==> flow/design.v <==
module uart_rx#(
	parameter CLK_FRE 	= 50,
	parameter UART_RATE = 115200
	) (
	input 				clk,    
	input 				rst_n,
	output 	 			recv_en,	
	output reg 	[ 7:0] 	recv_data,	
	input 				rx_pin 
);
parameter  RATE_CNT = (CLK_FRE * 1000_000 / UART_RATE) - 1;
reg [10:0] clk_cnt;
localparam WAIT = 2'd0, START = 2'd1, RECV = 2'd2, STOP = 2'd3;
reg [1:0] state;
assign recv_en = clk_cnt == RATE_CNT * 3 / 2;
reg [ 7:0] recv_data_r;
reg [ 2:0] recv_cnt;
always@(posedge clk)
	if(!rst_n)begin
		state 		<= WAIT;
		clk_cnt 	<= 0;
		recv_data 	<= 0;
	end
	else
	case(state)
		WAIT:
			if(!rx_pin)begin 
				recv_cnt <= 'd0;
				state <= START;
			end
		START:begin 
			if(clk_cnt == RATE_CNT / 2)begin 
				clk_cnt <= 0;
				state <= RECV;
			end
			else
				clk_cnt <= clk_cnt + 1;
		end
		RECV:begin 
			if(clk_cnt == RATE_CNT)begin 
				clk_cnt <= 0;
				recv_data_r[recv_cnt] <= rx_pin;
				recv_cnt <= recv_cnt + 1;
				state <= (recv_cnt == 7 )?STOP : RECV ;
			end
			else
				clk_cnt <= clk_cnt + 1;
		end
		STOP:begin 
			recv_data <= recv_data_r;
			if(clk_cnt == RATE_CNT * 3 / 2)begin 
				clk_cnt <= 0;
				state <= WAIT;
			end
			else 
				clk_cnt <= clk_cnt + 1;
		end
	endcase
endmodule
module uart_tx#(
	parameter CLK_FRE 	= 50,
	parameter UART_RATE = 115200
	) (
	input 				clk,    
	input 				rst_n,
	input 				send_en ,	
	output 	 			send_busy ,	
	input 		[ 7:0] 	send_data ,	
	output reg 			tx_pin
);
parameter  RATE_CNT = (CLK_FRE * 1000_000 / UART_RATE) - 1;
reg [10:0] clk_cnt;
localparam WAIT = 2'd0, START = 2'd1, SEND = 2'd2, STOP = 2'd3;
reg [1:0] state;
assign send_busy = state != WAIT;
reg [ 7:0] send_data_r;
reg [ 2:0] send_cnt;
always@(posedge clk)
	if(!rst_n)begin
		state 	<= WAIT;
		clk_cnt <= 0;
		tx_pin 	<= 1;
	end
	else
	case(state)
		WAIT:
			if(send_en)begin 
				send_data_r <= send_data;
				send_cnt <= 'd0;
				state <= START;
			end
		START:begin 
			tx_pin <= 0;
			if(clk_cnt == RATE_CNT)begin 
				clk_cnt <= 0;
				state <= SEND;
			end
			else
				clk_cnt <= clk_cnt + 1;
		end
		SEND:begin 
			tx_pin <= send_data_r[send_cnt];
			if(clk_cnt == RATE_CNT)begin 
				clk_cnt <= 0;
				send_cnt <= send_cnt + 1;
				state <= (send_cnt == 7 )?STOP : SEND ;
			end
			else
				clk_cnt <= clk_cnt + 1;
		end
		STOP:begin 
			tx_pin <= 1;
			if(clk_cnt == RATE_CNT)begin 
				clk_cnt <= 0;
				state <= WAIT;
			end
			else
				clk_cnt <= clk_cnt + 1;
		end
	endcase
endmodule
module uart_top (
	input 		clk,    
	input 		rst_n,
	input 		uart_rx,
	output		uart_tx
);
parameter CLK_FRE 		= 50;
parameter UART_RATE 	= 115200;
localparam SEND = 2'd0, WAIT = 2'd1;
reg [1:0] state;
reg  [31:0] wait_cnt;
reg  [ 7:0] send_cnt;
reg  [ 7:0] send_data;
reg  	    send_en;
wire [ 7:0] recv_data;
wire 		recv_en;
wire 		send_busy;
parameter 	ENG_NUM  = 9; 
parameter 	CHE_NUM  = 2; 
parameter 	DATA_NUM = CHE_NUM * 3 + ENG_NUM;  
wire [ DATA_NUM * 8 - 1:0] char_data = {8'hE4,8'hBD,8'hA0,8'hE5,8'hA5,8'hBD,"  World","\r\n"};
wire [ 7:0] char_byte = (send_cnt < DATA_NUM) ? char_data[ (DATA_NUM - 1 - send_cnt) * 8 +: 8] : 8'h00;
always@(posedge clk)
	if(!rst_n)begin
		state 		<= SEND;
		wait_cnt 	<= 0;
		send_cnt 	<= 0;
		send_en 	<= 'b0;
	end
	else
	case(state)
		SEND:begin  
			if(send_cnt == DATA_NUM + 1)begin 
				send_en 	<= 'b0;
				send_cnt 	<=  0;
				state 		<= WAIT;
			end
			else if(!send_busy)begin
				send_en 	<= 'b1;
				send_data 	<= char_byte;
				send_cnt 	<= send_cnt + 1;
			end
		end
		WAIT: 
			if(wait_cnt == CLK_FRE * 1000_000)begin 
				wait_cnt <= 0;
				state <= SEND;
			end
			else begin
				send_en <= recv_en;
				send_data <= recv_data;
				wait_cnt <= wait_cnt + 1;
			end
	endcase
uart_tx #(
	.CLK_FRE 	(CLK_FRE 	),
	.UART_RATE 	(UART_RATE 	)
	)uart_tx_m0(
	.clk 		(clk 		),
	.rst_n 		(rst_n 		),
	.send_en 	(send_en 	),
	.send_busy 	(send_busy 	),
	.send_data 	(send_data 	),
	.tx_pin 	(uart_tx 	)
	);
uart_rx #(
	.CLK_FRE 	(CLK_FRE 	),
	.UART_RATE 	(UART_RATE 	)
	)uart_rx_m0(
	.clk 		(clk 		),
	.rst_n 		(rst_n 		),
	.recv_en 	(recv_en 	),
	.recv_data 	(recv_data 	),
	.rx_pin 	(uart_rx 	)
	);
endmodule
==> flow/run.sh <==
#!/bin/bash
# the make line also repeats each setting of config.mk as NAME=value (left out here)
make -C /OpenROAD-flow-scripts/flow DESIGN_CONFIG=/design/flow/config.mk WORK_HOME=/design/flow/orfs CLKGATE_MAP_FILE= finish
==> flow/config.mk <==
export PLATFORM = sky130hd
export DESIGN_NAME = uart_top
export DESIGN_NICKNAME = uart_top
export VERILOG_FILES = /design/flow/design.v
export SDC_FILE = /design/flow/constraint.sdc
export NUM_CORES = 4
export LEC_CHECK = 0
export CAP_MARGIN = 20
export CORE_MARGIN = 2
export CORE_UTILIZATION = 9
export SLEW_MARGIN = 20
==> flow/constraint.sdc <==
create_clock -name core_clock -period 22.5 [get_ports {clk}]
set_input_delay 4.5000 -clock core_clock [delete_from_list [all_inputs] [get_ports {clk}]]
set_output_delay 4.5000 -clock core_clock [all_outputs]
set_load 0.01 [all_outputs]
==> reports/metrics.cfg, run 1 <==
[power_and_ir_drop]
seqPwrFrac_pct = 48.5
sequentialPower_mw = 0.247
cell_internal_pwr_mw = 0.368
vdd_drop_max_mv = 0.0383
powerDensity_nw_per_um2 = 75.5
powerClk_mw = 0.172
pwr-share-clk_pct = 33.8
power_switching_mw = 0.141
maxPowerGroup = registers
netSwitchingFraction_pct = 27.6
p_comb_mw = 0.0904
pwr-share-comb_pct = 17.8
p_leak_nw = 2.11

[worst_setup_path]
endpoint = uart_rx_m0.recv_data_r[5]
crit_start = rst_n
path_depth = 4
reg2reg_slack_ps = 20070
worstPathArrival_ps = 5990
cp-start-kind = input pin
crit_slowest_cell = a21oi_1
crit-reg2reg-launch = uart_tx_m0.clk_cnt[0]
regToRegEndpoint = uart_tx_m0.clk_cnt[2]
cp_num_buf_inv = 2
cpPeakStageDelay_ps = 580
worstPathCellList = clkdlybuf4s50_1 -> buf_4 -> nand3_1 -> a21oi_1
crit_type = in2reg
crit_path_end_kind = flop
reg2reg_depth = 5
cp_data_required_time_ps = 22490
crit_family = buffers and inverters
critPathMaxFanout = 39

[clocking]
htree_levels = 3
cts_resized = 0
cts_root_buffer = clkbuf_16
cts.sinks = 110
cts_tree = done
cts_hold_buffers = 0
cts_buffers = 9
clkTransAtPathRegs_ps = 70
clock_latency_ps = 360
clockBufferDepth = 2
post_cts_buffers = 0

[finish]
area_delta_synth_final_pct = 22.9
nNetsFinal = 613
fillCellCount = 6929
design_area_um2 = 6750

[global_route]
antenna_found_initial = 0
grt_pass1_wl_um = 18400
grt_pass1_vias = 4031
grt-ovfl-total = 0
grt_max_degree = 40
grtUsageTotal_pct = 3.44

[floorplan]
die_y_um = 251
num_rows = 90
die_area_um2 = 63000
core_area_um2 = 60400
die_w_um = 251
io_pins = 4
fp_util_pct = 9.09

[sta]
finalCritPeriodShare_pct = 26.7
tns_ps = 0
fmax_mhz = 167
relSlewSlack_pct = 46.8
skew_ps = 7.54
rsz0062_at_grt = false
fin_hold_ws_ps = 421
slew_violations = 0
setup_violations = 0
tightest_slew_ps = 797
hold_viol = 0
period_minus_slack_ps = 6000

[run]
tool_warnings = 39
drv_cap = 0

[yosys]
synth_cell_types = 56
synth-simple-area-share_pct = 24.5
top_area_share_pct = 29.2
top_cell = dfxtp_1
ys_seq_share_pct = 45.6
synth-edff-count = 30
top_area_cell = dfxtp_1
synth.avg_cell_area_um2 = 9.24
top_cells_by_count = 80 x dfxtp_1, 75 x nor2_1, 52 x nand2_1
flop_cell = dfxtp_1
synth_stat.cells = 594
aoi_share_pct = 8.57
logic_family = simple AND/OR/NAND/NOR gates
synth_area_um2 = 5490
syn_nets = 619
synthXorXnorAreaFrac_pct = 9.41
synth-area-yosys_um2 = 5490
post_synth_main_area_contributors = dfxtp_1 29%, edfxtp_1 16%, xor2_1 6.7%
muxShareOfSynthArea_pct = 3.44
async_flop_share_pct = 0
ys.flops = 110
yosysWarnings = 3
synthesis.instances = 594
fa_ha_area_share_pct = 5.20

[placed_design]
gp_congestion = 0.736
place_area_um2 = 6420
portBuffers = 3
hpwl_um = 7380

[outcome]
status = finished clean

[detailed_routing]
antenna_left = 0
num_vias = 4005
post_drt_wl_per_cell_um = 7.55
firstDrtPassIters = 4
wl_um = 10400
detail_route.antenna_diodes = 0
vias_per_cell = 2.91
drtIter0Drc = 186
drc = 0

[worst_hold_path]
min_path_cells = 0
whs_endpoint = uart_tx_m0.send_data_r[4]
worstHoldStart = send_data[4]
hold_class = reg2reg

layout make-up:
type	count	area (um2)	share of cell area, %
Clock buffer	9	225	3.34
Clock inverter	7	96.3	1.43
Inverter	22	82.6	1.22
Multi-Input combinational cell	439	2810	41.6
Sequential cell	110	2500	37.1
Tap cell	782	978	14.5
Timing Repair Buffer	6	52.6	0.779
metal layers:
metal	global-route usage [%]	wire length (um)	share of wire, %	vias to the layer above
met5	0	0	0	-
li1	-	-	-	2070
met4	1.33	178	1.7	0
met3	0.901	284	2.7	12
met1	4.02	5050	49	1884
met2	6.01	4870	47	39
stage by stage:
step	std cells	power, mW	setup slack (ps)	utilization, %
2_1_floorplan	594	0.317	16670	-
3_3_place_gp	1359	0.339	16060	10.6
3_5_place_dp	1359	0.343	16090	10.6
4_1_cts	1375	0.516	16480	11.2
5_1_grt	1375	0.537	16350	11.2
6_report	1375	0.509	16500	11.2
==> run 2, diff against run 1 <==
ABC_AREA = 1   (was not set)
CELL_PAD_IN_SITES_DETAIL_PLACEMENT = 1   (was not set)
CORE_ASPECT_RATIO = 0.71   (was not set)
CORE_UTILIZATION = 40   (was 9)
CTS_CLUSTER_DIAMETER = 272   (was not set)
GPL_TIMING_DRIVEN = 0   (was not set)
TNS_END_PERCENT = 40   (was not set)
clock period = 7.64 ns   (was 22.5 ns; I/O delays follow)
==> run 2 against run 1 <==
Largest power group unchanged. Area after synthesis increased by 8.8%. Power increased to 3.1 times the previous value. Cell count shrank 28%. Clock power increased to 2.6 times the previous value. Die area is 75% lower. Synthesized cell count increased by 30%. Global-route usage up 16 points. Clock skew increased by 6.1 ps. Core utilization up 34 points. Register-to-register slack got worse by 15000 ps. Routed wire length increased by 40%. Cell area decreased by 3.2%.
==> reports/metrics.cfg, run 2 <==
[worst_hold_path]
hold_class = reg2reg
worstHoldStart = send_data[2]
min_path_cells = 0  ; unchanged
whs_endpoint = uart_tx_m0.send_data_r[2]

[power_and_ir_drop]
powerClk_mw = 0.446  ; +160%
pwr-share-comb_pct = 25.6  ; +7.8 points
powerDensity_nw_per_um2 = 242  ; +220%
pwr-share-clk_pct = 28.2  ; -5.6 points
seqPwrFrac_pct = 46.2  ; -2.3 points
power_mw = 1.58  ; +210%
cell_internal_pwr_mw = 1.04  ; +180%
maxPowerGroup = registers
p_leak_nw = 2.56  ; +21%
p_comb_mw = 0.404  ; +350%
vdd_drop_max_mv = 0.126  ; +230%
power_switching_mw = 0.543  ; +290%
sequentialPower_mw = 0.730  ; +200%
netSwitchingFraction_pct = 34.4  ; +6.8 points

[placed_design]
hpwl_um = 11200  ; +51%
portBuffers = 3  ; unchanged
gp_congestion = 0.885  ; +20%

[worst_setup_path]
cp-start-kind = input pin
crit_path_end_kind = flop
crit_slowest_cell = nor3_2
crit-reg2reg-launch = send_cnt[0]
cp_data_required_time_ps = 7630  ; -14860 ps
reg2reg_slack_ps = 5400  ; -14670 ps
crit_start = rst_n
critPathMaxFanout = 10  ; -74%
cpPeakStageDelay_ps = 650  ; +70 ps
reg2reg_depth = 8  ; +3
path_depth = 4  ; unchanged
crit_type = in2reg
worstPathCellList = clkdlybuf4s50_1 -> inv_1 -> clkbuf_1 -> nor3_2
crit_family = buffers and inverters
cp_num_buf_inv = 3  ; +1
regToRegEndpoint = send_data[3]
endpoint = uart_rx_m0.recv_data_r[7]
worstPathArrival_ps = 3160  ; -2830 ps

[global_route]
grt_max_degree = 19  ; -53%
grt-ovfl-total = 0  ; unchanged
grt_pass1_wl_um = 24700  ; +34%
antenna_found_initial = 0  ; unchanged
grt_pass1_vias = 4984  ; +24%
grtUsageTotal_pct = 19.4  ; +16 points

[clocking]
htree_levels = 3  ; unchanged
cts_hold_buffers = 0  ; unchanged
cts_resized = 0  ; unchanged
clockBufferDepth = 2  ; unchanged
post_cts_buffers = 0  ; unchanged
cts_buffers = 9  ; unchanged
cts_root_buffer = clkbuf_16
cts.sinks = 110  ; unchanged
clkTransAtPathRegs_ps = 70  ; about the same
cts_tree = done
clock_latency_ps = 360  ; about the same

[detailed_routing]
post_drt_wl_per_cell_um = 14.8  ; +95%
detail_route.antenna_diodes = 0  ; unchanged
antenna_left = 0  ; unchanged
firstDrtPassIters = 4  ; unchanged
drtIter0Drc = 283  ; +52%
vias_per_cell = 5.07  ; +74%
num_vias = 5012  ; +25%
drc = 0  ; unchanged
wl_um = 14600  ; +40%

[yosys]
muxShareOfSynthArea_pct = 0.168  ; -3.3 points
synthesis.instances = 774  ; +30%
flop_cell = dfxtp_1
synthXorXnorAreaFrac_pct = 4.23  ; -5.2 points
post_synth_main_area_contributors = dfxtp_1 27%, edfxtp_1 15%, nand2_1 9.2%
ys.flops = 110  ; unchanged
synth-edff-count = 30  ; unchanged
async_flop_share_pct = 0  ; unchanged
top_cell = nand2_1
synth-area-yosys_um2 = 5970  ; +8.8%
top_area_share_pct = 26.8  ; -2.4 points
yosysWarnings = 3  ; unchanged
synth_stat.cells = 774  ; +30%
ys_seq_share_pct = 41.9  ; -3.7 points
aoi_share_pct = 8.63  ; +0.063 points
synth_cell_types = 50  ; -11%
top_area_cell = dfxtp_1
top_cells_by_count = 146 x nand2_1, 117 x nor2_1, 86 x inv_1
syn_nets = 799  ; +29%
synth.avg_cell_area_um2 = 7.71  ; -17%
logic_family = simple AND/OR/NAND/NOR gates
synth_area_um2 = 5970  ; +8.8%
fa_ha_area_share_pct = 4.61  ; -0.59 points
synth-simple-area-share_pct = 33.3  ; +8.7 points

[floorplan]
num_rows = 37  ; -59%
die_w_um = 149  ; -41%
core_area_um2 = 14500  ; -76%
fp_util_pct = 41.1  ; +32 points
die_y_um = 107  ; -57%
die_area_um2 = 15900  ; -75%
io_pins = 4  ; unchanged

[finish]
area_delta_synth_final_pct = 9.39
fillCellCount = 1872  ; -73%
nNetsFinal = 813  ; +33%

[run]
drv_cap = 0  ; unchanged
tool_warnings = 39  ; unchanged

[sta]
relSlewSlack_pct = 53.4  ; +6.6 points
period_minus_slack_ps = 3170
rsz0062_at_grt = false
fmax_mhz = 315
tightest_slew_ps = 695  ; -102 ps
tns_ps = 0  ; unchanged
setup_violations = 0  ; unchanged
slew_violations = 0  ; unchanged
finalCritPeriodShare_pct = 41.5  ; +15 points
hold_viol = 0  ; unchanged
skew_ps = 13.6  ; +6.07 ps

[outcome]
status = finished clean

run 2: final cells by class:
type / instances / area [um2] / area share [%]
repair buffers: 3 / 30.0 / 0.460
clock inverters: 7 / 46.3 / 0.709
inverters: 98 / 368 / 5.63
multi-input cells: 556 / 3060 / 46.8
plain buffers: 10 / 60.1 / 0.920
clock buffers: 9 / 225 / 3.45
flip-flops and latches: 110 / 2500 / 38.3
well taps: 195 / 244 / 3.74
run 2: routing by layer:
metal	wire, um	track usage (%)
met1	7950	29.1
met2	6040	29.0
met3	422	3.53
met4	167	4.63
met5	0	0
run 2: metrics by stage:
step                      utilization, %  worst slack, ps  cell area (um2)  instances  hold slack, ps
after floorplan                        -             4810             5970        774             400
after global placement              43.0             3750             6240        972             404
after detailed placement            43.0             3770             6250        972             406
after CTS                           44.9             4140             6520        988             419
after global routing                44.9             4330             6530        988             422
final                               44.9             4470             6530        988             419
==> run 3, diff against run 2 <==
ABC_AREA = not set   (was 1)
CELL_PAD_IN_SITES_DETAIL_PLACEMENT = not set   (was 1)
CORE_ASPECT_RATIO = not set   (was 0.71)
CORE_UTILIZATION = 66   (was 40)
CTS_CLUSTER_DIAMETER = not set   (was 272)
GPL_TIMING_DRIVEN = not set   (was 0)
TNS_END_PERCENT = not set   (was 40)
clock period = 5.8 ns   (was 7.64 ns; I/O delays follow)
==> run 3 against run 2 <==
Worst hold slack better by 1.6 ps. Sequential cell count unchanged. Register-to-register slack worse by 2000 ps. Largest power group unchanged. Count of clock-buffer cells in the layout is 2 higher. Sequential share of layout area up 5.1 points. Die area decreased by 43%. Cell area shrank 12%.
==> reports/metrics.cfg, run 3 <==
[outcome]
status = finished clean

[placed_design]
gp_congestion = 0.839  ; -5.2%
hpwl_um = 7060  ; -37%
portBuffers = 3  ; unchanged

[worst_setup_path]
worstPathCellList = clkdlybuf4s50_1 -> buf_4 -> nand3_1 -> a21oi_1
crit_family = buffers and inverters
worstPathArrival_ps = 2640  ; -520 ps
critPathMaxFanout = 39  ; +29
reg2reg_slack_ps = 3420  ; -1980 ps
crit_slowest_cell = a21oi_1
crit_start = rst_n
crit_path_end_kind = flop
reg2reg_depth = 5  ; -3
cp_data_required_time_ps = 5810  ; -1820 ps
crit_type = in2reg
crit-reg2reg-launch = uart_tx_m0.clk_cnt[0]
cp-start-kind = input pin
path_depth = 4  ; unchanged
regToRegEndpoint = uart_tx_m0.clk_cnt[7]
endpoint = uart_rx_m0.recv_data_r[1]
cpPeakStageDelay_ps = 570  ; -80 ps
cp_num_buf_inv = 2  ; -1

[sta]
tightest_slew_ps = 765  ; +70.3 ps
relSlewSlack_pct = 48.6  ; -4.8 points
hold_viol = 0  ; unchanged
setup_violations = 0  ; unchanged
fmax_mhz = 381
fin_hold_ws_ps = 421  ; +1.56 ps
period_minus_slack_ps = 2630
slew_violations = 0  ; unchanged
skew_ps = 15.1  ; +1.49 ps
finalCritPeriodShare_pct = 45.3  ; +3.7 points
tns_ps = 0  ; unchanged
rsz0062_at_grt = false

[power_and_ir_drop]
power_switching_mw = 0.506  ; -6.8%
powerClk_mw = 0.454  ; +2%
maxPowerGroup = registers
power_mw = 1.76  ; +11%
seqPwrFrac_pct = 54.5  ; +8.3 points
vdd_drop_max_mv = 0.162  ; +29%
sequentialPower_mw = 0.957  ; +31%
p_leak_nw = 2.06  ; -20%
powerDensity_nw_per_um2 = 304  ; +26%
netSwitchingFraction_pct = 28.8  ; -5.6 points
pwr-share-comb_pct = 19.6  ; -6.0 points
cell_internal_pwr_mw = 1.25  ; +21%
pwr-share-clk_pct = 25.9  ; -2.3 points
p_comb_mw = 0.345  ; -15%

[yosys]
yosysWarnings = 3  ; unchanged
synthesis.instances = 594  ; -23%
aoi_share_pct = 8.57  ; -0.063 points
top_cells_by_count = 80 x dfxtp_1, 75 x nor2_1, 52 x nand2_1
logic_family = simple AND/OR/NAND/NOR gates
synth-area-yosys_um2 = 5490  ; -8.1%
ys.flops = 110  ; unchanged
top_cell = dfxtp_1
muxShareOfSynthArea_pct = 3.44  ; +3.3 points
post_synth_main_area_contributors = dfxtp_1 29%, edfxtp_1 16%, xor2_1 6.7%
synth-edff-count = 30  ; unchanged
synth-simple-area-share_pct = 24.5  ; -8.7 points
top_area_share_pct = 29.2  ; +2.4 points
async_flop_share_pct = 0  ; unchanged
synth_cell_types = 56  ; +12%
synth.avg_cell_area_um2 = 9.24  ; +20%
fa_ha_area_share_pct = 5.20  ; +0.59 points
ys_seq_share_pct = 45.6  ; +3.7 points
flop_cell = dfxtp_1
synth_area_um2 = 5490  ; -8.1%
syn_nets = 619  ; -23%
top_area_cell = dfxtp_1
synth_stat.cells = 594  ; -23%
synthXorXnorAreaFrac_pct = 9.41  ; +5.2 points

[finish]
fillCellCount = 659  ; -65%
area_delta_synth_final_pct = 5.08
logic_area_um2 = 2810  ; -8.1%
nNetsFinal = 613  ; -25%
flop_area_um2 = 2500  ; unchanged

[clocking]
cts.sinks = 110  ; unchanged
htree_levels = 3  ; unchanged
cts_buffers = 9  ; unchanged
post_cts_buffers = 0  ; unchanged
cts_hold_buffers = 0  ; unchanged
clockBufferDepth = 2  ; unchanged
cts_root_buffer = clkbuf_8
clock_latency_ps = 370  ; about the same
cts_resized = 0  ; unchanged
cts_tree = done
clkTransAtPathRegs_ps = 100  ; +30 ps

[worst_hold_path]
worstHoldStart = send_data[4]
hold_class = reg2reg
min_path_cells = 0  ; unchanged
whs_endpoint = uart_tx_m0.send_data_r[4]

[detailed_routing]
firstDrtPassIters = 5  ; +1
num_vias = 4057  ; -19%
wl_um = 9910  ; -32%
drc = 0  ; unchanged
antenna_left = 0  ; unchanged
vias_per_cell = 5.81  ; +15%
drtIter0Drc = 198  ; -30%
detail_route.antenna_diodes = 0  ; unchanged
post_drt_wl_per_cell_um = 14.2  ; -3.8%

[floorplan]
die_w_um = 95.2  ; -36%
die_y_um = 95.2  ; -11%
die_area_um2 = 9060  ; -43%
fp_util_pct = 67.5  ; +26 points
num_rows = 33  ; -11%
core_area_um2 = 8130  ; -44%
io_pins = 4  ; unchanged

[global_route]
grt-ovfl-total = 0  ; unchanged
grt_max_degree = 40  ; +21
grt_pass1_wl_um = 17400  ; -29%
antenna_found_initial = 0  ; unchanged
grtUsageTotal_pct = 24.0  ; +4.5 points
grt_pass1_vias = 3831  ; -23%

[run]
drv_cap = 0  ; unchanged
tool_warnings = 41  ; +5.1%

-- run 3: layout make-up --
| class | count | share of cell area (%) |
|---|---|---|
| multi-input cells | 439 | 48.7 |
| flip-flops and latches | 110 | 43.4 |
| clock buffers | 11 | 2.28 |
| well taps | 105 | 2.28 |
| inverters | 22 | 1.43 |
| clock inverters | 5 | 1.02 |
| repair buffers | 6 | 0.911 |
-- run 3: metrics by stage --
step	cell area (um2)	util [%]	setup slack, ps	std cells
after global placement	5580	68.6	2800	682
final	5770	70.9	3170	698
after detailed placement	5580	68.6	2760	682
after global routing	5770	70.9	3080	698
after CTS	5770	70.9	3170	698
after floorplan	5490	-	3310	594
-- run 3: layer usage --
| layer | up-vias | track usage (%) | part of all wire [%] |
|---|---|---|---|
| met3 | 14 | 5.06 | 3.1 |
| met5 | - | 0 | 0 |
| met1 | 1909 | 29.8 | 46 |
| met4 | 0 | 6.76 | 1.5 |
| li1 | 2063 | - | - |
| met2 | 71 | 42.1 | 50 |
==> run 4, diff against run 3 <==
CELL_PAD_IN_SITES_DETAIL_PLACEMENT = 0   (was not set)
CORE_ASPECT_RATIO = 0.57   (was not set)
CORE_UTILIZATION = 72   (was 66)
CTS_CLUSTER_DIAMETER = 320   (was not set)
CTS_CLUSTER_SIZE = 40   (was not set)
SETUP_SLACK_MARGIN = 0.27   (was not set)
SLEW_MARGIN = 10   (was 20)
TNS_END_PERCENT = 80   (was not set)
clock period = 4.83 ns   (was 5.8 ns; I/O delays follow)
==> run 4 against run 3 <==
Still clean. Routed wire length rose by 20%. Synthesized cell count unchanged. Area after synthesis did not move. Via count rose by 7.4%. Die area shrank 7.7%. Power is 31% higher. Critical path depth is the same. Cell area is 1.4% higher. Sequential cell count unchanged. Combinational power grew 28%. Sequential share of layout area shrank 0.60 points. Cell count is 0.72% lower. Critical endpoint is now uart_rx_m0.recv_data_r[4]. Largest cell class unchanged.
==> reports/metrics.cfg, run 4 <==
[yosys]
synth_cell_types = 56  ; unchanged
aoi_share_pct = 8.57  ; unchanged
synth_stat.cells = 594  ; unchanged
synthesis.instances = 594  ; unchanged
post_synth_main_area_contributors = dfxtp_1 29%, edfxtp_1 16%, xor2_1 6.7%
logic_family = simple AND/OR/NAND/NOR gates
muxShareOfSynthArea_pct = 3.44  ; unchanged
async_flop_share_pct = 0  ; unchanged
top_cells_by_count = 80 x dfxtp_1, 75 x nor2_1, 52 x nand2_1
synth.avg_cell_area_um2 = 9.24  ; unchanged
ys.flops = 110  ; unchanged
synth_area_um2 = 5490  ; unchanged
top_area_share_pct = 29.2  ; unchanged
ys_seq_share_pct = 45.6  ; unchanged
synth-area-yosys_um2 = 5490  ; unchanged
synth-edff-count = 30  ; unchanged
synth-simple-area-share_pct = 24.5  ; unchanged
syn_nets = 619  ; unchanged
fa_ha_area_share_pct = 5.20  ; unchanged
yosysWarnings = 3  ; unchanged
top_cell = dfxtp_1
flop_cell = dfxtp_1
synthXorXnorAreaFrac_pct = 9.41  ; unchanged
top_area_cell = dfxtp_1

[detailed_routing]
drc = 0  ; unchanged
antenna_left = 0  ; unchanged
drtIter0Drc = 458  ; +130%
post_drt_wl_per_cell_um = 17.2  ; +21%
vias_per_cell = 6.29  ; +8.2%
detail_route.antenna_diodes = 0  ; unchanged
num_vias = 4359  ; +7.4%
firstDrtPassIters = 5  ; unchanged
wl_um = 11900  ; +20%

[power_and_ir_drop]
seqPwrFrac_pct = 50.4  ; -4.1 points
maxPowerGroup = registers
p_comb_mw = 0.443  ; +28%
pwr-share-clk_pct = 30.3  ; +4.4 points
sequentialPower_mw = 1.16  ; +21%
cell_internal_pwr_mw = 1.64  ; +31%
powerDensity_nw_per_um2 = 392  ; +29%
p_leak_nw = 2.10  ; +2.0%
power_switching_mw = 0.654  ; +29%
powerClk_mw = 0.696  ; +53%
netSwitchingFraction_pct = 28.5  ; -0.34 points
vdd_drop_max_mv = 0.232  ; +43%
pwr-share-comb_pct = 19.3  ; -0.3 points

[sta]
finalCritPeriodShare_pct = 54.2  ; +9.0 points
rsz0062_at_grt = false
tightest_slew_ps = 826  ; +60.0 ps
slew_violations = 0  ; unchanged
skew_ps = 4.93  ; -10.2 ps
relSlewSlack_pct = 44.6  ; -4.0 points
period_minus_slack_ps = 2620
tns_ps = 0  ; unchanged
fmax_mhz = 382
fin_hold_ws_ps = 430  ; +9.37 ps
hold_viol = 0  ; unchanged
setup_violations = 0  ; unchanged

[floorplan]
fp_util_pct = 76.3  ; +8.8 points
die_y_um = 69.9  ; -27%
num_rows = 23  ; -30%
die_w_um = 120  ; +26%
core_area_um2 = 7190  ; -12%
io_pins = 4  ; unchanged
die_area_um2 = 8370  ; -7.7%

[global_route]
grt_use_met3_pct = 8.01  ; +2.9 points
antenna_found_initial = 0  ; unchanged
grtUsageMet1_pct = 45.2  ; +15 points
grt-ovfl-total = 0  ; unchanged
grt.busiest_layer = met1
grt_max_degree = 38  ; -5.0%
grtUsageTotal_pct = 30.8  ; +6.8 points
grt_pass1_wl_um = 20400  ; +17%
met2_usage_pct = 45.1  ; +3.1 points
grt_pass1_vias = 4140  ; +8.1%

[worst_setup_path]
cpPeakStageDelay_ps = 630  ; +60 ps
endpoint = uart_rx_m0.recv_data_r[4]
cp_data_required_time_ps = 4810  ; -1000 ps
regToRegEndpoint = uart_tx_m0.clk_cnt[8]
reg2reg_depth = 5  ; unchanged
cp-start-kind = input pin
path_depth = 4  ; unchanged
crit_path_end_kind = flop
crit_slowest_cell = a21oi_1
crit_start = rst_n
worstPathArrival_ps = 2600  ; -40 ps
reg2reg_slack_ps = 2300  ; -1120 ps
crit-reg2reg-launch = uart_tx_m0.clk_cnt[0]
cp_num_buf_inv = 2  ; unchanged
crit_family = buffers and inverters
worstPathCellList = clkdlybuf4s50_1 -> buf_4 -> nand3_1 -> a21oi_1
critPathMaxFanout = 37  ; -5.1%
crit_type = in2reg

[outcome]
status = finished clean

[clocking]
cts_buffers = 9  ; unchanged
clock_latency_ps = 350  ; -20 ps
cts_resized = 0  ; unchanged
clkTransAtPathRegs_ps = 70  ; -30 ps
htree_levels = 3  ; unchanged
cts_tree = done
clockBufferDepth = 2  ; unchanged
cts_root_buffer = clkbuf_16
cts.sinks = 110  ; unchanged
post_cts_buffers = 0  ; unchanged
cts_hold_buffers = 0  ; unchanged

[finish]
area_delta_synth_final_pct = 6.56
nNetsFinal = 613  ; unchanged

[worst_hold_path]
min_path_cells = 0  ; unchanged
worstHoldStart = send_data[7]
hold_class = reg2reg
whs_endpoint = uart_tx_m0.send_data_r[7]

[placed_design]
gp_congestion = 0.870  ; +3.8%
portBuffers = 3  ; unchanged
hpwl_um = 8530  ; +21%

[run]
tool_warnings = 41  ; unchanged
drv_cap = 0  ; unchanged

[run 4: stage by stage]
| step | power [mW] | setup slack (ps) | util, % | cells | cell area (um2) |
|---|---|---|---|---|---|
| floorplan | 1.48 | 2540 | - | 594 | 5490 |
| global placement | 1.57 | 1940 | 77.4 | 677 | 5570 |
| global route | 2.39 | 2060 | 81.3 | 693 | 5850 |
| CTS | 2.29 | 2210 | 81.3 | 693 | 5850 |
| finish | 2.30 | 2210 | 81.3 | 693 | 5850 |
| detailed placement | 1.61 | 1830 | 77.4 | 677 | 5570 |
[run 4: layer usage]
layer,part of all wire (%),vias up,wire length (um)
li1,-,2069,-
met1,47,2077,5600
met2,43,184,5190
met3,8.0,29,958
met4,1.6,0,195
met5,0,-,0
[run 4: cell type report]
class	instances	area [um2]
clock buffers	12	258
inverters	22	82.6
fillers	480	1350
repair buffers	6	52.6
multi-input cells	439	2810
well taps	100	125
clock inverters	4	20.0
flip-flops and latches	110	2500
==> run 5, diff against run 4 <==
CORE_UTILIZATION = 71   (was 72)
HOLD_SLACK_MARGIN = -0.08   (was not set)
SLEW_MARGIN = 20   (was 10)
clock period = 5.43 ns   (was 4.83 ns; I/O delays follow)
==> run 5 against run 4 <==
Cell count increased by 0.58%. First-iteration DRC count rose by 9.0%. Critical path depth is the same. Non-clock buffer count stayed put. Count of clock-buffer cells in the layout is 1 lower. Combinational power down 12%. Cell area rose by 0.17%. Setup slack better by 160 ps. Routed wire length fell by 0.59%. Synthesized cell count unchanged. Global-route usage decreased by 0.85 points. Critical endpoint is now uart_rx_m0.recv_data_r[2]. Highest routed layer unchanged.
==> reports/metrics.cfg, run 5 <==
[yosys]
synthesis.instances = 594  ; unchanged
top_area_cell = dfxtp_1
ys_seq_share_pct = 45.6  ; unchanged
synth_area_um2 = 5490  ; unchanged
top_cells_by_count = 80 x dfxtp_1, 75 x nor2_1, 52 x nand2_1
synth-simple-area-share_pct = 24.5  ; unchanged
synthXorXnorAreaFrac_pct = 9.41  ; unchanged
post_synth_main_area_contributors = dfxtp_1 29%, edfxtp_1 16%, xor2_1 6.7%
synth_cell_types = 56  ; unchanged
flop_cell = dfxtp_1
yosysWarnings = 3  ; unchanged
aoi_share_pct = 8.57  ; unchanged
fa_ha_area_share_pct = 5.20  ; unchanged
synth-area-yosys_um2 = 5490  ; unchanged
synth_stat.cells = 594  ; unchanged
async_flop_share_pct = 0  ; unchanged
muxShareOfSynthArea_pct = 3.44  ; unchanged
ys.flops = 110  ; unchanged
top_area_share_pct = 29.2  ; unchanged
top_cell = dfxtp_1
syn_nets = 619  ; unchanged
synth.avg_cell_area_um2 = 9.24  ; unchanged
synth-edff-count = 30  ; unchanged
logic_family = simple AND/OR/NAND/NOR gates

[worst_setup_path]
cp_num_buf_inv = 2  ; unchanged
path_depth = 4  ; unchanged
cp_data_required_time_ps = 5410  ; +600 ps
worstPathArrival_ps = 3040  ; +440 ps
crit_type = in2reg
regToRegEndpoint = uart_tx_m0.clk_cnt[5]
crit_family = buffers and inverters
cp-start-kind = input pin
reg2reg_depth = 5  ; unchanged
crit_slowest_cell = clkdlybuf4s50_1
reg2reg_slack_ps = 2840  ; +540 ps
endpoint = uart_rx_m0.recv_data_r[2]
critPathMaxFanout = 21  ; -43%
worstPathCellList = clkdlybuf4s50_1 -> buf_4 -> nand3_1 -> a21oi_1
crit_path_end_kind = flop
crit_start = rst_n
cpPeakStageDelay_ps = 900  ; +270 ps
crit-reg2reg-launch = uart_tx_m0.clk_cnt[0]

[clocking]
clkTransAtPathRegs_ps = 70  ; about the same
clock_latency_ps = 340  ; about the same
cts_tree = done
cts_buffers = 9  ; unchanged
cts.sinks = 110  ; unchanged
htree_levels = 3  ; unchanged
cts_resized = 0  ; unchanged
cts_root_buffer = clkbuf_16
cts_hold_buffers = 0  ; unchanged
clockBufferDepth = 2  ; unchanged
post_cts_buffers = 0  ; unchanged

[sta]
slew_violations = 0  ; unchanged
fmax_mhz = 327
finalCritPeriodShare_pct = 56.3  ; +2.1 points
relSlewSlack_pct = 41.9  ; -2.7 points
skew_ps = 3.38  ; -1.55 ps
tightest_slew_ps = 866  ; +40.5 ps
tns_ps = 0  ; unchanged
setup_violations = 0  ; unchanged
period_minus_slack_ps = 3060
hold_viol = 0  ; unchanged
rsz0062_at_grt = false

[power_and_ir_drop]
sequentialPower_mw = 1.03  ; -10%
p_comb_mw = 0.389  ; -12%
seqPwrFrac_pct = 50.3  ; about the same
pwr-share-clk_pct = 30.7  ; +0.4 points
maxPowerGroup = registers
vdd_drop_max_mv = 0.225  ; -3.2%
p_leak_nw = 2.09  ; -0.15%
power_mw = 2.05  ; -11%
pwr-share-comb_pct = 19.0  ; -0.3 points
netSwitchingFraction_pct = 28.0  ; -0.53 points
powerDensity_nw_per_um2 = 350  ; -11%
cell_internal_pwr_mw = 1.48  ; -10%
power_switching_mw = 0.573  ; -12%
powerClk_mw = 0.628  ; -9.8%

[placed_design]
place_inst = 681  ; +0.59%
portBuffers = 3  ; unchanged
hpwl_um = 8520  ; about the same
gp_congestion = 0.933  ; +7.2%
place_area_um2 = 5580  ; about the same

[detailed_routing]
detail_route.antenna_diodes = 0  ; unchanged
antenna_left = 0  ; unchanged
post_drt_wl_per_cell_um = 17.0  ; -1.2%
num_vias = 4325  ; -0.78%
wl_um = 11900  ; -0.59%
drtIter0Drc = 499  ; +9.0%
drc = 0  ; unchanged
vias_per_cell = 6.21  ; -1.3%
firstDrtPassIters = 5  ; unchanged

[outcome]
status = finished clean

[run]
drv_cap = 0  ; unchanged
tool_warnings = 41  ; unchanged

[finish]
final_cells = 697  ; +0.58%
design_area_um2 = 5860  ; +0.17%
fillCellCount = 548  ; +14%
nNetsFinal = 613  ; unchanged
area_delta_synth_final_pct = 6.75
finish.utilization_pct = 77.4  ; -3.9 points

[floorplan]
die_w_um = 120  ; +0.68%
num_rows = 24  ; +4.3%
core_area_um2 = 7570  ; +5.2%
fp_util_pct = 72.5  ; -3.8 points
die_y_um = 70.4  ; +0.67%
die_area_um2 = 8480  ; +1.3%
io_pins = 4  ; unchanged

[global_route]
grt_pass1_vias = 3925  ; -5.2%
grt_pass1_wl_um = 19800  ; -3.3%
antenna_found_initial = 0  ; unchanged
grtUsageTotal_pct = 30.0  ; -0.85 points
grt_max_degree = 34  ; -11%
grt-ovfl-total = 0  ; unchanged

[worst_hold_path]
worstHoldStart = send_data[0]
min_path_cells = 0  ; unchanged
hold_class = reg2reg
whs_endpoint = uart_tx_m0.send_data_r[0]

==> run 5: cell type report <==
cell class,count,area (um2),share of cell area (%)
well taps,104,130,2.22
inverters,22,82.6,1.41
clock inverters,5,50.0,0.854
multi-input cells,439,2810,47.9
repair buffers,6,52.6,0.897
flip-flops and latches,110,2500,42.7
clock buffers,11,233,3.97
==> run 5: metrics by stage <==
| stage | setup slack, ps | hold slack (ps) |
|---|---|---|
| after global routing | 2230 | 424 |
| final | 2370 | 423 |
| after global placement | 2090 | 402 |
| after CTS | 2370 | 420 |
| after floorplan | 3020 | 400 |
| after detailed placement | 2010 | 405 |
==> run 5: layer usage <==
| metal | global-route usage, % | vias to the layer above | wire, um |
|---|---|---|---|
| li1 | - | 2069 | - |
| met1 | 44.9 | 2054 | 5730 |
| met2 | 44.1 | 192 | 5140 |
| met3 | 7.43 | 10 | 908 |
| met4 | 6.33 | 0 | 97 |
| met5 | 0 | - | 0 |
==> run 6, diff against run 5 <==
CORE_UTILIZATION = 62   (was 71)
CTS_CLUSTER_SIZE = 87   (was 40)
HOLD_SLACK_MARGIN = not set   (was -0.08)
PLACE_DENSITY = 0.39   (was not set)
SETUP_SLACK_MARGIN = 1.75   (was 0.27)
SLEW_MARGIN = 10   (was 20)
clock period = 5.91 ns   (was 5.43 ns; I/O delays follow)
==> run 6 against run 5 <==
Largest cell class unchanged. Global-route usage is 4.7 points lower. Register-to-register slack better by 500 ps. Sequential cell count stayed put. Sequential power is 8% lower. Worst hold slack worse by 3.4 ps. Combinational power is 9.0% lower.
==> reports/metrics.cfg, run 6 <==
[detailed_routing]
drc = 0  ; unchanged
num_vias = 4170  ; -3.6%
post_drt_wl_per_cell_um = 16.1  ; -5.4%
firstDrtPassIters = 4  ; -1
wl_um = 11300  ; -4.7%
drtIter0Drc = 294  ; -41%
antenna_left = 0  ; unchanged
vias_per_cell = 5.94  ; -4.3%
detail_route.antenna_diodes = 0  ; unchanged

[global_route]
grt_max_degree = 33  ; -2.9%
grt_pass1_wl_um = 18700  ; -5.7%
grt_pass1_vias = 3649  ; -7.0%
grt-ovfl-total = 0  ; unchanged
antenna_found_initial = 0  ; unchanged
grtUsageTotal_pct = 25.3  ; -4.7 points

[yosys]
synth.avg_cell_area_um2 = 9.24  ; unchanged
synth-simple-area-share_pct = 24.5  ; unchanged
synth-edff-count = 30  ; unchanged
syn_nets = 619  ; unchanged
synth_cell_types = 56  ; unchanged
top_area_cell = dfxtp_1
aoi_share_pct = 8.57  ; unchanged
synth_area_um2 = 5490  ; unchanged
synth-area-yosys_um2 = 5490  ; unchanged
top_cell = dfxtp_1
flop_cell = dfxtp_1
async_flop_share_pct = 0  ; unchanged
fa_ha_area_share_pct = 5.20  ; unchanged
synthXorXnorAreaFrac_pct = 9.41  ; unchanged
yosysWarnings = 3  ; unchanged
muxShareOfSynthArea_pct = 3.44  ; unchanged
ys_seq_share_pct = 45.6  ; unchanged
top_cells_by_count = 80 x dfxtp_1, 75 x nor2_1, 52 x nand2_1
logic_family = simple AND/OR/NAND/NOR gates
post_synth_main_area_contributors = dfxtp_1 29%, edfxtp_1 16%, xor2_1 6.7%
ys.flops = 110  ; unchanged
synthesis.instances = 594  ; unchanged
top_area_share_pct = 29.2  ; unchanged
synth_stat.cells = 594  ; unchanged

[worst_setup_path]
worstPathCellList = clkdlybuf4s50_1 -> buf_4 -> o21ai_2 -> nor2_1
cpPeakStageDelay_ps = 980  ; +80 ps
regToRegEndpoint = send_data[3]
crit_slowest_cell = clkdlybuf4s50_1
cp-start-kind = input pin
crit_path_end_kind = flop
crit-reg2reg-launch = send_cnt[0]
endpoint = send_data[4]
reg2reg_depth = 6  ; +1
crit_type = in2reg
reg2reg_slack_ps = 3340  ; +500 ps
cp_num_buf_inv = 2  ; unchanged
worstPathArrival_ps = 3120  ; +80 ps
critPathMaxFanout = 21  ; unchanged
crit_start = rst_n
crit_family = buffers and inverters
path_depth = 4  ; unchanged
cp_data_required_time_ps = 5890  ; +480 ps

[sta]
period_minus_slack_ps = 3140
relSlewSlack_pct = 45.1  ; +3.2 points
slew_violations = 0  ; unchanged
finalCritPeriodShare_pct = 53.2  ; -3.1 points
rsz0062_at_grt = false
hold_viol = 0  ; unchanged
setup_violations = 0  ; unchanged
fin_hold_ws_ps = 420  ; -3.42 ps
skew_ps = 4.95  ; +1.56 ps
tns_ps = 0  ; unchanged
tightest_slew_ps = 822  ; -43.7 ps
fmax_mhz = 318

[worst_hold_path]
min_path_cells = 0  ; unchanged
worstHoldStart = send_data[6]
hold_class = reg2reg
whs_endpoint = uart_tx_m0.send_data_r[6]

[power_and_ir_drop]
p_comb_mw = 0.354  ; -9.0%
sequentialPower_mw = 0.944  ; -8%
powerClk_mw = 0.618  ; -2%
seqPwrFrac_pct = 49.3  ; -1.0 points
cell_internal_pwr_mw = 1.39  ; -5.9%
maxPowerGroup = registers
power_switching_mw = 0.527  ; -8.0%
powerDensity_nw_per_um2 = 324  ; -7.2%
pwr-share-clk_pct = 32.2  ; +1.5 points
vdd_drop_max_mv = 0.195  ; -13%
pwr-share-comb_pct = 18.5  ; -0.5 points
netSwitchingFraction_pct = 27.5  ; -0.47 points
p_leak_nw = 2.12  ; +1.3%

[clocking]
clkTransAtPathRegs_ps = 70  ; about the same
clockBufferDepth = 2  ; unchanged
cts_root_buffer = clkbuf_16
clock_latency_ps = 340  ; about the same
cts_tree = done
cts_resized = 0  ; unchanged
post_cts_buffers = 0  ; unchanged
cts_hold_buffers = 0  ; unchanged
cts.sinks = 110  ; unchanged
htree_levels = 3  ; unchanged
cts_buffers = 9  ; unchanged

[floorplan]
die_area_um2 = 9650  ; +14%
core_area_um2 = 8450  ; +12%
die_w_um = 129  ; +6.8%
num_rows = 25  ; +4.2%
die_y_um = 75.0  ; +6.6%
io_pins = 4  ; unchanged
fp_util_pct = 65.0  ; -7.5 points

[run]
tool_warnings = 41  ; unchanged
drv_cap = 0  ; unchanged

[outcome]
status = finished clean

[finish]
fillCellCount = 656  ; +20%
nNetsFinal = 614  ; +0.16%
area_delta_synth_final_pct = 7.59

[placed_design]
hpwl_um = 8050  ; -5.5%
gp_congestion = 0.900  ; -3.5%
portBuffers = 3  ; unchanged

==> run 6: per-stage QoR <==
step	worst slack, ps	utilization (%)	power (mW)	area (um2)	std cells
after floorplan	3400	-	1.21	5490	594
after global placement	2520	66.2	1.30	5590	686
after detailed placement	2450	66.2	1.30	5590	686
after CTS	2820	69.9	1.92	5910	702
after global routing	2660	69.9	2.02	5910	702
final	2770	69.9	1.92	5910	702
==> run 6: area by class of cell <==
type / instances / area (um2) / share of cell area (%)
Clock inverter: 2 / 10.0 / 0.169
Clock buffer: 14 / 307 / 5.19
Tap cell: 108 / 135 / 2.29
Timing Repair Buffer: 7 / 60.1 / 1.02
Multi-Input combinational cell: 439 / 2810 / 47.6
Sequential cell: 110 / 2500 / 42.4
Inverter: 22 / 82.6 / 1.40
==> run 6: layer usage <==
metal	global-route usage [%]	wire length [um]	vias to the layer above
li1	-	-	2078
met3	5.83	629	10
met1	40.3	6240	1979
met2	33.8	4350	103
met4	7.00	95	0
met5	0	0	-
==> run 7, diff against run 6 <==
ABC_AREA = 1   (was not set)
CELL_PAD_IN_SITES_DETAIL_PLACEMENT = not set   (was 0)
CORE_ASPECT_RATIO = not set   (was 0.57)
CORE_UTILIZATION = 72   (was 62)
CTS_CLUSTER_DIAMETER = 398   (was 320)
CTS_CLUSTER_SIZE = 99   (was 87)
PLACE_DENSITY = 0.67   (was 0.39)
SETUP_SLACK_MARGIN = not set   (was 1.75)
SLEW_MARGIN = 20   (was 10)
TNS_END_PERCENT = not set   (was 80)
clock period = 11.2 ns   (was 5.91 ns; I/O delays follow)
==> run 7 against run 6 <==
Count of clock-buffer cells in the layout down 3. Worst hold slack worse by 5.7 ps. Critical path type unchanged. Cell area increased by 6.1%. Critical path depth is 1 higher. Combinational power is 29% lower. Non-clock buffer count fell by 2. Critical endpoint is now uart_rx_m0.recv_data_r[6].
==> reports/metrics.cfg, run 7 <==
[outcome]
status = finished clean

[placed_design]
hpwl_um = 9090  ; +13%
place_area_um2 = 6090  ; +8.9%
gp_congestion = 0.957  ; +6.4%
place_inst = 874  ; +27%
portBuffers = 3  ; unchanged

[yosys]
syn_nets = 799  ; +29%
yosysWarnings = 3  ; unchanged
ys_seq_share_pct = 41.9  ; -3.7 points
synth_area_um2 = 5970  ; +8.8%
ys.flops = 110  ; unchanged
top_area_share_pct = 26.8  ; -2.4 points
synth-edff-count = 30  ; unchanged
synth.avg_cell_area_um2 = 7.71  ; -17%
top_cell = nand2_1
async_flop_share_pct = 0  ; unchanged
fa_ha_area_share_pct = 4.61  ; -0.59 points
aoi_share_pct = 8.63  ; +0.063 points
logic_family = simple AND/OR/NAND/NOR gates
synthesis.instances = 774  ; +30%
synthXorXnorAreaFrac_pct = 4.23  ; -5.2 points
top_area_cell = dfxtp_1
flop_cell = dfxtp_1
synth_stat.cells = 774  ; +30%
muxShareOfSynthArea_pct = 0.168  ; -3.3 points
post_synth_main_area_contributors = dfxtp_1 27%, edfxtp_1 15%, nand2_1 9.2%
synth_cell_types = 50  ; -11%
synth-simple-area-share_pct = 33.3  ; +8.7 points
synth-area-yosys_um2 = 5970  ; +8.8%
top_cells_by_count = 146 x nand2_1, 117 x nor2_1, 86 x inv_1

[floorplan]
num_rows = 33  ; +32%
core_area_um2 = 8130  ; -3.7%
die_w_um = 95.1  ; -26%
io_pins = 4  ; unchanged
die_y_um = 95.1  ; +27%
fp_util_pct = 73.4  ; +8.4 points
die_area_um2 = 9040  ; -6.4%

[worst_setup_path]
cp-start-kind = input pin
reg2reg_depth = 7  ; +1
crit-reg2reg-launch = send_cnt[0]
cp_num_buf_inv = 4  ; +2
cpPeakStageDelay_ps = 880  ; -100 ps
cp_data_required_time_ps = 11190  ; +5300 ps
crit_path_end_kind = flop
crit_start = rst_n
path_depth = 5  ; +1
crit_type = in2reg
worstPathCellList = clkdlybuf4s50_1 -> buf_4 -> inv_1 -> buf_4 -> nor3_1
regToRegEndpoint = send_data[1]
endpoint = uart_rx_m0.recv_data_r[6]
critPathMaxFanout = 32  ; +52%
crit_family = buffers and inverters
worstPathArrival_ps = 4170  ; +1050 ps
critPathMostFrequentCell = buf_4
crit_slowest_cell = nor3_1
reg2reg_slack_ps = 8720  ; +5380 ps

[sta]
hold_viol = 0  ; unchanged
tns_ps = 0  ; unchanged
rsz0062_at_grt = false
relSlewSlack_pct = 30.4  ; -15 points
period_minus_slack_ps = 4180
slew_violations = 0  ; unchanged
skew_ps = 15.1  ; +10.1 ps
finalCritPeriodShare_pct = 37.3  ; -16 points
fmax_mhz = 239
setup_violations = 0  ; unchanged
tightest_slew_ps = 1040  ; +214 ps

[clocking]
cts_buffers = 9  ; unchanged
htree_levels = 3  ; unchanged
cts_resized = 0  ; unchanged
cts.sinks = 110  ; unchanged
cts_hold_buffers = 0  ; unchanged
cts_tree = done
post_cts_buffers = 0  ; unchanged
cts_root_buffer = clkbuf_8
clkTransAtPathRegs_ps = 110  ; +40 ps
clock_latency_ps = 370  ; +30 ps
clockBufferDepth = 2  ; unchanged

[power_and_ir_drop]
power_switching_mw = 0.345  ; -35%
p_leak_nw = 2.50  ; +18%
netSwitchingFraction_pct = 35.0  ; +7.5 points
powerClk_mw = 0.228  ; -63%
powerDensity_nw_per_um2 = 157  ; -52%
vdd_drop_max_mv = 0.112  ; -43%
pwr-share-comb_pct = 25.4  ; +6.9 points
pwr-share-clk_pct = 23.1  ; -9.1 points
sequentialPower_mw = 0.507  ; -46%
maxPowerGroup = registers
cell_internal_pwr_mw = 0.640  ; -54%
power_mw = 0.985  ; -49%
p_comb_mw = 0.250  ; -29%
seqPwrFrac_pct = 51.5  ; +2.2 points

[worst_hold_path]
worstHoldStart = send_data[7]
min_path_cells = 0  ; unchanged
whs_endpoint = uart_tx_m0.send_data_r[7]
hold_class = reg2reg

[global_route]
grtUsageTotal_pct = 28.1  ; +2.8 points
grt-ovfl-total = 0  ; unchanged
grt_pass1_wl_um = 20200  ; +8.4%
met2_usage_pct = 47.7  ; +14 points
antenna_found_initial = 0  ; unchanged
grtUsageMet1_pct = 36.4  ; -3.9 points
grt_pass1_vias = 4620  ; +27%
grt_use_met3_pct = 4.66  ; -1.2 points
grt_max_degree = 33  ; unchanged
grt.busiest_layer = met2

[finish]
final_cells = 890  ; +27%
nNetsFinal = 805  ; +31%
area_delta_synth_final_pct = 4.99
design_area_um2 = 6270  ; +6.1%
fillCellCount = 633  ; -3.5%

[run]
drv_cap = 0  ; unchanged
tool_warnings = 41  ; unchanged

[detailed_routing]
drtIter0Drc = 370  ; +26%
wl_um = 12100  ; +7.2%
num_vias = 5077  ; +22%
firstDrtPassIters = 5  ; +1
vias_per_cell = 5.70  ; -4.0%
detail_route.antenna_diodes = 0  ; unchanged
antenna_left = 0  ; unchanged
drc = 0  ; unchanged
post_drt_wl_per_cell_um = 13.6  ; -15%

run 7: area by class of cell:
| type | count | area (um2) | share of cell area, % |
|---|---|---|---|
| multi-input combinational | 556 | 3040 | 48.5 |
| sequential | 110 | 2500 | 39.9 |
| inverter | 98 | 368 | 5.87 |
| clock buffer | 11 | 141 | 2.26 |
| tap | 105 | 131 | 2.10 |
| timing repair buffer | 5 | 45.0 | 0.719 |
| clock inverter | 5 | 40.0 | 0.639 |
run 7: metrics by stage:
step / setup WS [ps] / util (%) / hold slack, ps
after floorplan: 7660 / - / 400
after global placement: 6750 / 74.8 / 402
after detailed placement: 6680 / 74.8 / 407
after CTS: 7080 / 77.1 / 421
after global routing: 6940 / 77.1 / 418
final: 7020 / 77.1 / 414
run 7: metal layers:
metal  routed length, um  share of wire, %
met5                   0                 0
met4                 200               1.6
met3                 541               4.5
met2                5870                48
met1                5520                45
==> run 8, diff against run 7 <==
ABC_AREA = not set   (was 1)
CELL_PAD_IN_SITES_DETAIL_PLACEMENT = 0   (was not set)
CORE_ASPECT_RATIO = 0.57   (was not set)
CORE_UTILIZATION = 65   (was 72)
CTS_CLUSTER_DIAMETER = 320   (was 398)
CTS_CLUSTER_SIZE = 40   (was 99)
PLACE_DENSITY = not set   (was 0.67)
SETUP_SLACK_MARGIN = 0.27   (was not set)
SLEW_MARGIN = 10   (was 20)
TNS_END_PERCENT = 80   (was not set)
clock period = 5.91 ns   (was 11.2 ns; I/O delays follow)
==> run 8 against run 7 <==
Sequential cell count unchanged. Via count is 18% lower. Critical path depth shrank 1. Die area is 2.1% higher. Setup slack got worse by 3900 ps. Cell area shrank 6.1%. First-iteration DRC count decreased by 0.54%. Non-clock buffer count is 3 higher. Synthesized cell count decreased by 23%. Critical endpoint unchanged. Largest cell class unchanged.
==> reports/metrics.cfg, run 8 <==
[worst_setup_path]
crit_slowest_cell = a21oi_1
critPathMaxFanout = 39  ; +22%
cp_num_buf_inv = 2  ; -2
crit_path_end_kind = flop
regToRegEndpoint = send_en
crit_start = rst_n
reg2reg_slack_ps = 3460  ; -5260 ps
reg2reg_depth = 6  ; -1
crit-reg2reg-launch = send_cnt[0]
crit_type = in2reg
worstPathArrival_ps = 2750  ; -1420 ps
endpoint = uart_rx_m0.recv_data_r[6]
cpPeakStageDelay_ps = 640  ; -240 ps
crit_family = buffers and inverters
path_depth = 4  ; -1
cp-start-kind = input pin
cp_data_required_time_ps = 5890  ; -5300 ps
worstPathCellList = clkdlybuf4s50_1 -> buf_4 -> nand3_1 -> a21oi_1

[clocking]
htree_levels = 3  ; unchanged
cts.sinks = 110  ; unchanged
clockBufferDepth = 2  ; unchanged
clkTransAtPathRegs_ps = 70  ; -40 ps
cts_buffers = 9  ; unchanged
cts_resized = 0  ; unchanged
clock_latency_ps = 350  ; -20 ps
cts_tree = done
cts_root_buffer = clkbuf_16
cts_hold_buffers = 0  ; unchanged
post_cts_buffers = 0  ; unchanged

[yosys]
post_synth_main_area_contributors = dfxtp_1 29%, edfxtp_1 16%, xor2_1 6.7%
synth_area_um2 = 5490  ; -8.1%
top_cell = dfxtp_1
synthXorXnorAreaFrac_pct = 9.41  ; +5.2 points
synthesis.instances = 594  ; -23%
ys_seq_share_pct = 45.6  ; +3.7 points
synth_stat.cells = 594  ; -23%
syn_nets = 619  ; -23%
flop_cell = dfxtp_1
synth.avg_cell_area_um2 = 9.24  ; +20%
yosysWarnings = 3  ; unchanged
async_flop_share_pct = 0  ; unchanged
synth_cell_types = 56  ; +12%
top_area_cell = dfxtp_1
ys.flops = 110  ; unchanged
top_area_share_pct = 29.2  ; +2.4 points
aoi_share_pct = 8.57  ; -0.063 points
fa_ha_area_share_pct = 5.20  ; +0.59 points
muxShareOfSynthArea_pct = 3.44  ; +3.3 points
synth-area-yosys_um2 = 5490  ; -8.1%
synth-edff-count = 30  ; unchanged
synth-simple-area-share_pct = 24.5  ; -8.7 points
logic_family = simple AND/OR/NAND/NOR gates
top_cells_by_count = 80 x dfxtp_1, 75 x nor2_1, 52 x nand2_1

[global_route]
grt_pass1_vias = 3707  ; -20%
met2_usage_pct = 35.0  ; -13 points
grtUsageTotal_pct = 26.0  ; -2.0 points
grtUsageMet1_pct = 41.7  ; +5.3 points
grt_use_met3_pct = 5.75  ; +1.1 points
antenna_found_initial = 0  ; unchanged
grt.busiest_layer = met1
grt_max_degree = 40  ; +21%
grt_pass1_wl_um = 18900  ; -6.4%
grt-ovfl-total = 0  ; unchanged

[detailed_routing]
antenna_left = 0  ; unchanged
num_vias = 4185  ; -18%
detail_route.antenna_diodes = 0  ; unchanged
firstDrtPassIters = 5  ; unchanged
drc = 0  ; unchanged
post_drt_wl_per_cell_um = 15.9  ; +17%
drtIter0Drc = 368  ; -0.54%
wl_um = 11200  ; -7.7%
vias_per_cell = 5.95  ; +4.4%

[placed_design]
hpwl_um = 8120  ; -11%
portBuffers = 3  ; unchanged
gp_congestion = 0.914  ; -4.6%
place_inst = 687  ; -21%

[power_and_ir_drop]
p_comb_mw = 0.357  ; +43%
sequentialPower_mw = 0.946  ; +87%
power_switching_mw = 0.546  ; +58%
powerClk_mw = 0.587  ; +160%
cell_internal_pwr_mw = 1.35  ; +110%
pwr-share-clk_pct = 31.1  ; +8.0 points
netSwitchingFraction_pct = 28.9  ; -6.1 points
seqPwrFrac_pct = 50.1  ; -1.4 points
vdd_drop_max_mv = 0.191  ; +71%
maxPowerGroup = registers
pwr-share-comb_pct = 18.9  ; -6.5 points
p_leak_nw = 2.11  ; -15%
powerDensity_nw_per_um2 = 321  ; +100%

[run]
drv_cap = 0  ; unchanged
tool_warnings = 41  ; unchanged

[finish]
area_delta_synth_final_pct = 7.27
nNetsFinal = 615  ; -24%
final_cells = 703  ; -21%

[worst_hold_path]
whs_endpoint = uart_tx_m0.send_data_r[2]
hold_class = reg2reg
worstHoldStart = send_data[2]
min_path_cells = 0  ; unchanged

[floorplan]
io_pins = 4  ; unchanged
fp_util_pct = 66.7  ; -6.7 points
core_area_um2 = 8230  ; +1.1%
die_area_um2 = 9220  ; +2.1%
num_rows = 25  ; -24%
die_y_um = 73.4  ; -23%
die_w_um = 126  ; +32%

[sta]
slew_violations = 0  ; unchanged
tightest_slew_ps = 833  ; -204 ps
rsz0062_at_grt = false
fmax_mhz = 361
fin_hold_ws_ps = 420  ; +5.64 ps
hold_viol = 0  ; unchanged
finalCritPeriodShare_pct = 46.8  ; +9.5 points
tns_ps = 0  ; unchanged
period_minus_slack_ps = 2770
setup_violations = 0  ; unchanged
relSlewSlack_pct = 44.1  ; +14 points
skew_ps = 6.00  ; -9.08 ps

[outcome]
status = finished clean

## run 8: per-stage QoR
stage	setup WS, ps	total power [mW]	utilization, %	instance area, um2
6_report	3140	1.89	71.6	5890
5_1_grt	2950	1.98	71.6	5890
4_1_cts	3140	1.89	71.6	5890
3_5_place_dp	2780	1.31	68.0	5600
3_3_place_gp	2870	1.29	68.0	5600
2_1_floorplan	3400	1.21	-	5490
## run 8: area by class of cell
cell class,count,area (um2)
multi-input combinational,439,2810
sequential,110,2500
fill,649,2340
clock buffer,11,254
tap,108,135
inverter,22,82.6
timing repair buffer,8,67.6
clock inverter,5,37.5
## run 8: metal layers
metal,vias up,part of all wire [%]
met5,-,0
met1,1987,54
li1,2083,-
met4,0,0.85
met2,108,39
met3,7,5.8
==> run 9, diff against run 8 <==
ABC_AREA = 1   (was not set)
CELL_PAD_IN_SITES_GLOBAL_PLACEMENT = 1   (was not set)
CORE_ASPECT_RATIO = 1.18   (was 0.57)
CORE_UTILIZATION = 37   (was 65)
CTS_CLUSTER_DIAMETER = 130   (was 320)
GPL_ROUTABILITY_DRIVEN = 0   (was not set)
HOLD_SLACK_MARGIN = 0.19   (was not set)
MAX_ROUTING_LAYER = met4   (was not set)
MIN_ROUTING_LAYER = met2   (was not set)
PLACE_DENSITY_LB_ADDON = 0.13   (was not set)
SETUP_SLACK_MARGIN = 0.82   (was 0.27)
TNS_END_PERCENT = 60   (was 80)
clock period = 6.52 ns   (was 5.91 ns; I/O delays follow)
==> run 9 against run 8 <==
Register-to-register slack better by 560 ps. Clock skew up 4.5 ps. Combinational power up 21%. Sequential share of layout area down 3.9 points. Power down 3.6%. Largest power group unchanged.
==> reports/metrics.cfg, run 9 <==
[yosys]
ys_seq_share_pct = 41.9  ; -3.7 points
flop_cell = dfxtp_1
synth-edff-count = 30  ; unchanged
synth_stat.cells = 774  ; +30%
synthesis.instances = 774  ; +30%
post_synth_main_area_contributors = dfxtp_1 27%, edfxtp_1 15%, nand2_1 9.2%
aoi_share_pct = 8.63  ; +0.063 points
fa_ha_area_share_pct = 4.61  ; -0.59 points
synth-simple-area-share_pct = 33.3  ; +8.7 points
async_flop_share_pct = 0  ; unchanged
synth_cell_types = 50  ; -11%
top_cell = nand2_1
ys.flops = 110  ; unchanged
top_cells_by_count = 146 x nand2_1, 117 x nor2_1, 86 x inv_1
synth_area_um2 = 5970  ; +8.8%
syn_nets = 799  ; +29%
synth-area-yosys_um2 = 5970  ; +8.8%
top_area_share_pct = 26.8  ; -2.4 points
yosysWarnings = 3  ; unchanged
synthXorXnorAreaFrac_pct = 4.23  ; -5.2 points
logic_family = simple AND/OR/NAND/NOR gates
top_area_cell = dfxtp_1
muxShareOfSynthArea_pct = 0.168  ; -3.3 points
synth.avg_cell_area_um2 = 7.71  ; -17%

[worst_setup_path]
endpoint = uart_rx_m0.recv_data_r[6]
cp_data_required_time_ps = 6500  ; +610 ps
regToRegEndpoint = send_data[2]
cpPeakStageDelay_ps = 790  ; +150 ps
critPathMaxFanout = 33  ; -15%
reg2reg_depth = 7  ; +1
crit_start = rst_n
path_depth = 5  ; +1
crit_path_end_kind = flop
cp-start-kind = input pin
worstPathArrival_ps = 3170  ; +420 ps
critPathMostFrequentCell = buf_4
reg2reg_slack_ps = 4020  ; +560 ps
crit-reg2reg-launch = wait_cnt[0]
cp_num_buf_inv = 4  ; +2
crit_family = buffers and inverters
crit_slowest_cell = nor3_1
worstPathCellList = clkdlybuf4s50_1 -> buf_4 -> inv_1 -> buf_4 -> nor3_1
crit_type = in2reg

[placed_design]
dp_slack_ps = 2930  ; +153 ps
hpwl_um = 9780  ; +21%
portBuffers = 3  ; unchanged

[worst_hold_path]
worstHoldStart = send_data[2]
hold_class = reg2reg
whs_endpoint = uart_tx_m0.send_data_r[2]
min_path_cells = 0  ; unchanged

[power_and_ir_drop]
pwr-share-clk_pct = 28.3  ; -2.8 points
powerClk_mw = 0.516  ; -12%
netSwitchingFraction_pct = 33.8  ; +4.9 points
pwr-share-comb_pct = 23.7  ; +4.8 points
cell_internal_pwr_mw = 1.21  ; -10%
power_switching_mw = 0.616  ; +13%
seqPwrFrac_pct = 48.0  ; -2.1 points
powerDensity_nw_per_um2 = 281  ; -13%
vdd_drop_max_mv = 0.136  ; -29%
sequentialPower_mw = 0.874  ; -7.6%
p_comb_mw = 0.432  ; +21%
maxPowerGroup = registers
p_leak_nw = 2.52  ; +19%

[finish]
fillCellCount = 1625  ; +150%
area_delta_synth_final_pct = 8.61
nNetsFinal = 805  ; +31%

[floorplan]
num_rows = 50  ; +100%
die_y_um = 142  ; +93%
io_pins = 4  ; unchanged
core_area_um2 = 15800  ; +92%
die_area_um2 = 17200  ; +86%
fp_util_pct = 37.7  ; -29 points
die_w_um = 121  ; -3.8%

[global_route]
grt-ovfl-total = 0  ; unchanged
grt_max_degree = 34  ; -15%
grt_pass1_vias = 7160  ; +93%
grtUsageMet1_pct = 0  ; -42 points
grt_pass1_wl_um = 21900  ; +16%
grtUsageTotal_pct = 25.2  ; -0.88 points
met2_usage_pct = 28.9  ; -6.1 points
antenna_found_initial = 0  ; unchanged
grt_use_met3_pct = 32.0  ; +26 points
grt.busiest_layer = met3

[detailed_routing]
antenna_left = 0  ; unchanged
wl_um = 13400  ; +19%
drc = 0  ; unchanged
drtIter0Drc = 1015  ; +180%
num_vias = 6832  ; +63%
vias_per_cell = 6.88  ; +16%
post_drt_wl_per_cell_um = 13.5  ; -15%
firstDrtPassIters = 6  ; +1
detail_route.antenna_diodes = 0  ; unchanged

[sta]
tightest_slew_ps = 1050  ; +221 ps
period_minus_slack_ps = 3180
fmax_mhz = 314
slew_violations = 0  ; unchanged
finalCritPeriodShare_pct = 48.8  ; +2.0 points
setup_violations = 0  ; unchanged
rsz0062_at_grt = false
hold_viol = 0  ; unchanged
relSlewSlack_pct = 29.2  ; -15 points
tns_ps = 0  ; unchanged
final.setup.worst_slack_ps = 3340  ; +194 ps
skew_ps = 10.5  ; +4.51 ps

[clocking]
htree_levels = 3  ; unchanged
clkTransAtPathRegs_ps = 70  ; about the same
clock_latency_ps = 360  ; about the same
cts_resized = 0  ; unchanged
clockBufferDepth = 2  ; unchanged
cts_hold_buffers = 0  ; unchanged
cts_root_buffer = clkbuf_16
cts_tree = done
cts_buffers = 9  ; unchanged
post_cts_buffers = 0  ; unchanged
cts.sinks = 110  ; unchanged

[run]
drv_cap = 0  ; unchanged
tool_warnings = 39  ; -4.9%

[outcome]
status = finished clean

[run 9: final cells by class]
cell class | instances | area [um2] | share of cell area [%]
Clock buffer | 11 | 233 | 3.59
Clock inverter | 5 | 36.3 | 0.560
Inverter | 98 | 368 | 5.67
Multi-Input combinational cell | 556 | 3040 | 46.9
Sequential cell | 110 | 2500 | 38.6
Tap cell | 208 | 260 | 4.01
Timing Repair Buffer | 5 | 45.0 | 0.695
[run 9: layer usage]
layer | wire length (um) | vias to the layer above
li1 | - | 2524
met1 | 0 | 2525
met2 | 7590 | 1677
met3 | 5060 | 106
met4 | 724 | 0
met5 | 0 | -
[run 9: through the flow]
stage               total power, mW  std cells  util (%)  instance area, um2  hold slack [ps]
finish                         1.82        993      41.0                6480              424
global route                   1.94        993      41.0                6480              444
CTS                            1.83        993      41.0                6480              424
detailed placement             1.31        977      39.3                6220              406
global placement               1.30        977      39.3                6220              405
floorplan                      1.20        774         -                5970              400
No activity file was given, so power comes from the tool's default toggle rates.
